## run 1
// sa_top
module sa_top (
    input  logic          clk_i,
    input  logic          rst_ni,
    input  logic          s_valid_i,
    input  logic          s_last_i,
    input  logic          m_ready_i,
    output logic          s_ready_o,
    output logic          m_valid_o,
    output logic          m_last_o,
    input  logic [ 15:0]  sx_data_i,
    input  logic [ 63:0]  sk_data_i,
    output logic [ 63:0]  m_data_o
);
clock: 3.83 ns
lec_check: 0
cap_margin: 20
cell_pad_in_sites_global_placement: 0
core_aspect_ratio: 1.14
core_margin: 2
core_utilization: 72
cts_cluster_size: 52
hold_slack_margin: -0.09
max_routing_layer: met5
place_density_lb_addon: 0.01
setup_slack_margin: 1.12
slew_margin: 20
run.sh (not shown) runs the stock make flow with config.mk's settings and CLKGATE_MAP_FILE=.
Run 1 -> stages 100% | layout checks FAIL | setup timing
Relative to run 1, the following input files were edited for run 2:
- SETUP_SLACK_MARGIN removed (was 1.12)
- CELL_PAD_IN_SITES_GLOBAL_PLACEMENT removed (was 0)
- CTS_CLUSTER_SIZE changed from 52 to 95
- PLACE_DENSITY_LB_ADDON removed (was 0.01)
- HOLD_SLACK_MARGIN removed (was -0.09)
- CORE_UTILIZATION changed from 72 to 62
- PLACE_DENSITY newly set to 0.6
- CORE_ASPECT_RATIO removed (was 1.14)
- MAX_ROUTING_LAYER removed (was met5)
- the clock period (ns, I/O delays scaled along) changed from 3.83 to 3.81
[summary]
- Run 1 -> run 2: clock latency on the worst-skew pair flat
- Status run 2: flow complete, layout not clean - setup timing
- NOTE: final antenna diode count in run 2 falls short of that of run 1
- Taking run 1 as the reference, in run 2 x dimension of the die increased by about 15% relative to the old numbers; count of placed standard cells in the final layout, fillers left out saw an increase; power share of the sequential group shrank by 2.0 points; count of clock buffers in the final design now sits lower.
- Non-clock buffer count (higher): run 1
- Against run 1, run 2 comes in 84 higher on largest net degree at the start of global routing.
Changes in run 3 relative to run 2:
- putting SETUP_SLACK_MARGIN at 0.59 where nothing was set
- putting CTS_CLUSTER_DIAMETER at 27 where nothing was set
- clearing PLACE_DENSITY, which used to be 0.6
- swapping 95 for 41 in CTS_CLUSTER_SIZE
- swapping 62 for 72 in CORE_UTILIZATION
- swapping 3.81 for 3.56 in the clock period (ns, I/O delays scaled along)
==> results <==
Although it ran to completion, run 3 produced a layout that fails the final checks because of setup timing. A endpoint of the worst setup timing path of i_sa.MR[1].MC[5].genblk1.MUL.temp_mul[11]$_SDFFE_PN0N_ is what run 2 shows, while i_sa.MR[0].MC[4].genblk1.MUL.temp_mul[11]$_SDFFE_PN0N_ belongs to run 3. Lower global-route usage was reported by run 2, not run 3. Going from run 2 to run 3, core utilization went up by 19 points, worst setup slack went down by 560 ps. Compared with run 2, in run 3 routed wire length went up by about 22%, growth of design area from synthesis to finish went up by 11 points, worst-case hold slack went down by 230 ps.
For run 4, these inputs were changed with respect to run 3:
- an added HOLD_SLACK_MARGIN of -0.08
- a change of SETUP_SLACK_MARGIN from 0.59 to 0.49
- a change of CTS_CLUSTER_SIZE from 41 to 14
- a change of CAP_MARGIN from 20 to 15
- an added PLACE_DENSITY of 0.6
- a change of the clock period (ns, I/O delays scaled along) from 3.56 to 3.43
Run 4 had finished all stages when the layout checks came back failing, citing setup timing.
Run 4 ends up with a first-pass iteration count of the detailed router that is 6 lower than in run 3.
Run 3 -> run 4: overall power consumption increased by a few percent
The run with more routed wire is run 4, not run 3.
Going from run 3 to run 4, minimum clock period shrinks by 48 ps.
Capture point of the worst path = i_sa.MR[0].MC[4].genblk1.MUL.temp_mul[11]$_SDFFE_PN0N_: run 3; capture point of the worst path = i_sa.MR[0].MC[7].genblk1.MUL.temp_mul[11]$_SDFFE_PN0N_: run 4
## Diff of input files: run 5 against run 4
- removing CTS_CLUSTER_DIAMETER (formerly 27)
- removing SETUP_SLACK_MARGIN (formerly 0.49)
- removing HOLD_SLACK_MARGIN (formerly -0.08)
- changing CORE_UTILIZATION from 72 to 49
- changing CAP_MARGIN from 15 to 20
- removing CTS_CLUSTER_SIZE (formerly 14)
- changing the clock period (ns, I/O delays scaled along) from 3.43 to 4.06
Findings:
Largest clock skew in the final design: run 5 vs run 4 up 7.1 ps. The timing startpoint of the critical path comes out i_sa.xi[87]$_SDFFE_PN0N_ in one run and i_sa.xi[30]$_SDFFE_PN0N_ in the other, namely in run 5 and run 4 respectively. The flow completed for run 4, but it is not clean: the layout still shows setup timing. Run 5: PASS, flow complete, no timing, DRC or antenna violations. Run 4 → run 5: final worst-path setup slack went up 890 ps, area figure in the yosys stat output level.
What run 6 does differently from run 5 at the input level:
- SETUP_SLACK_MARGIN now 0.42, previously not set
- CORE_UTILIZATION now 66, was 49
- the clock period (ns, I/O delays scaled along) now 3.49, was 4.06
Notes after the runs:
Sort run 5 and run 6 by largest fanout on the critical path desc -> top: run 5
Run 5 ended up with met4 as its highest routing layer actually used; run 6 ended up with met5.
The final report for run 6 shows a completed flow and a layout that fails verification, specifically setup timing.
On cell area after synthesis, run 5 and run 6 are basically level.
Re number of violations of the max-capacitance limit: no difference whatsoever between run 6 and run 5.

* * *

## build 23
Starting RTL as in the previous note.
==> flow/config.mk <==
export PLATFORM = sky130hd
export DESIGN_NAME = sa_top
export DESIGN_NICKNAME = sa_top
export VERILOG_FILES = /design/flow/design.v
export SDC_FILE = /design/flow/constraint.sdc
export NUM_CORES = 4
export LEC_CHECK = 0
export ABC_AREA = 1
export CAP_MARGIN = 15
export CELL_PAD_IN_SITES_GLOBAL_PLACEMENT = 1
export CORE_ASPECT_RATIO = 0.75
export CORE_MARGIN = 2
export CORE_UTILIZATION = 19
export CTS_CLUSTER_DIAMETER = 87
export GPL_ROUTABILITY_DRIVEN = 0
export HOLD_SLACK_MARGIN = 0.07
export MIN_ROUTING_LAYER = met1
export PLACE_DENSITY = 0.6
export SETUP_SLACK_MARGIN = 1.36
export SLEW_MARGIN = 35
==> flow/constraint.sdc <==
create_clock -name core_clock -period 5.8 [get_ports {clk_i}]
set_input_delay 1.1600 -clock core_clock [delete_from_list [all_inputs] [get_ports {clk_i}]]
set_output_delay 1.1600 -clock core_clock [all_outputs]
set_load 0.01 [all_outputs]
Relative to build 23, the following input files were edited for build 14:
==> flow/config.mk <==
export PLATFORM = sky130hd
export DESIGN_NAME = sa_top
export DESIGN_NICKNAME = sa_top
export VERILOG_FILES = /design/flow/design.v
export SDC_FILE = /design/flow/constraint.sdc
export NUM_CORES = 4
export LEC_CHECK = 0
export CAP_MARGIN = 20
export CORE_MARGIN = 2
export CORE_UTILIZATION = 62
export CTS_CLUSTER_SIZE = 99
export PLACE_DENSITY = 0.6
export SLEW_MARGIN = 20
==> flow/constraint.sdc <==
create_clock -name core_clock -period 3.04 [get_ports {clk_i}]
set_input_delay 0.6080 -clock core_clock [delete_from_list [all_inputs] [get_ports {clk_i}]]
set_output_delay 0.6080 -clock core_clock [all_outputs]
set_load 0.01 [all_outputs]
--- outcome ---
- The final report for build 14 shows a completed flow and a layout that fails verification, specifically negative setup slack.
- Of build 23 and build 14, the run reporting the higher post-CTS setup repair buffer count was build 14.
- Going from build 23 to build 14, layout buffering overhead excluding clock cells grows by 7.2 points.
- Against build 23, build 14 comes in about 0.5% lower on via count of the first global-routing pass.
- Number of cells on the worst reg-to-reg path in build 14 vs build 23: down 1
- Min utilization across build 23 and build 14: build 23
- Cmp build 23 and build 14 / total detailed-routing wirelength / lower: build 14
- On build 14: number of non-clock inverters in the layout is about 70% lower than what build 23 gave.
- Build 14 vs build 23: required arrival time at the worst endpoint down in build 14
- Area growth from synthesis to layout in build 14 is 6.7 points above build 23.
#### Input delta (build 11 over build 14)
-- flow/config.mk --
<<< build 14, line 8
export CAP_MARGIN = 20
export CORE_MARGIN = 2
export CORE_UTILIZATION = 62
export CTS_CLUSTER_SIZE = 99
export PLACE_DENSITY = 0.6
export SLEW_MARGIN = 20
>>> build 11, line 8
export CAP_MARGIN = 20
export CELL_PAD_IN_SITES_GLOBAL_PLACEMENT = 1
export CORE_MARGIN = 4
export CORE_UTILIZATION = 40
export SLEW_MARGIN = 20
export TNS_END_PERCENT = 35
==> flow/constraint.sdc <==
create_clock -name core_clock -period 3.25 [get_ports {clk_i}]
set_input_delay 0.6500 -clock core_clock [delete_from_list [all_inputs] [get_ports {clk_i}]]
set_output_delay 0.6500 -clock core_clock [all_outputs]
set_load 0.01 [all_outputs]
[summary]
From the logs: build 14 reached the end of the flow and failed the layout checks with negative setup slack.
From the logs: build 11 reached the end of the flow and failed the layout checks with negative setup slack.
Compared to build 14, the router laid down more metal wire for build 11.
Of build 11 and build 14, build 11 shows the higher CTS buffer count, with build 14 below it.
Looking at end point of the critical path, the i_sa.MR[3].MC[6].genblk1.MUL.temp_mul[11]$_SDFFE_PN0N_ result is from build 11; the i_sa.MR[2].MC[1].genblk1.MUL.temp_mul[11]$_SDFFE_PN0N_ one comes from build 14.
Build 11 has cell area after layout below what build 14 had.
On standard cell core area, build 11 does worse than build 14.
Build 11 vs build 14: core utilization down
Build 11 reports its top layer used by detailed routing as met5 while build 14 reports met4.

* * *

Starting RTL as in the previous note.
export LEC_CHECK = 0
export CAP_MARGIN = 20
export CELL_PAD_IN_SITES_GLOBAL_PLACEMENT = 3
export CORE_ASPECT_RATIO = 0.56
export CORE_MARGIN = 4
export CORE_UTILIZATION = 15
export HOLD_SLACK_MARGIN = 0.07
export MAX_ROUTING_LAYER = met4
export MIN_ROUTING_LAYER = met2
export SLEW_MARGIN = 10
export TNS_END_PERCENT = 35
create_clock -name core_clock -period 3.25 [get_ports {clk_i}]
The first run finished with setup timing left.
Next try:
Settings changed: CELL_PAD_IN_SITES_GLOBAL_PLACEMENT 3 to default, CORE_ASPECT_RATIO 0.56 to default, CORE_MARGIN 4 to 2, CORE_UTILIZATION 15 to 70, CTS_CLUSTER_DIAMETER from default to 28, CTS_CLUSTER_SIZE from default to 46, HOLD_SLACK_MARGIN 0.07 to default, MAX_ROUTING_LAYER met4 to default, MIN_ROUTING_LAYER met2 to default, PLACE_DENSITY from default to 0.6, SETUP_SLACK_MARGIN from default to 0.42, SLEW_MARGIN 10 to 20, TNS_END_PERCENT 35 to default.
Clock period 3.25 ns to 3.49 ns, I/O delays scaled along.
The changed run finished but fails on setup timing.
Sequential power falls by about 7%.
Via count falls by 24%.
Wire length came out lower by 29%.
Final cell count falls by 32%.
Synthesized area does not change.
Clock skew went down by 61 ps.
Final area goes down by 4.8%.
Setup slack gets better by 120 ps.
Next try:
Settings changed: CORE_UTILIZATION 70 to 40, CTS_CLUSTER_DIAMETER 28 to default, CTS_CLUSTER_SIZE 46 to default, SETUP_SLACK_MARGIN 0.42 to 1.13.
Clock period 3.49 ns to 4.06 ns, I/O delays scaled along.
This time the run passed the timing, design-rule and antenna checks. Via count came out lower by 10%. Worst setup slack is better by 760 ps. Cell area came out lower by 3.9%.
Next try:
Settings changed: CORE_UTILIZATION 40 to 62, CTS_CLUSTER_SIZE from default to 100, SETUP_SLACK_MARGIN 1.13 to default.
Clock period 4.06 ns to 2.87 ns, I/O delays scaled along.
Outcome: With this change the flow completed and failed the layout checks on setup timing. Register-to-register slack is worse by 1200 ps. Worst setup slack is worse by 1200 ps. Clock skew falls by 13 ps. Die size falls by 35%. Cell area rises by 3.8%.
No activity file was given, so power comes from the tool's default toggle rates.
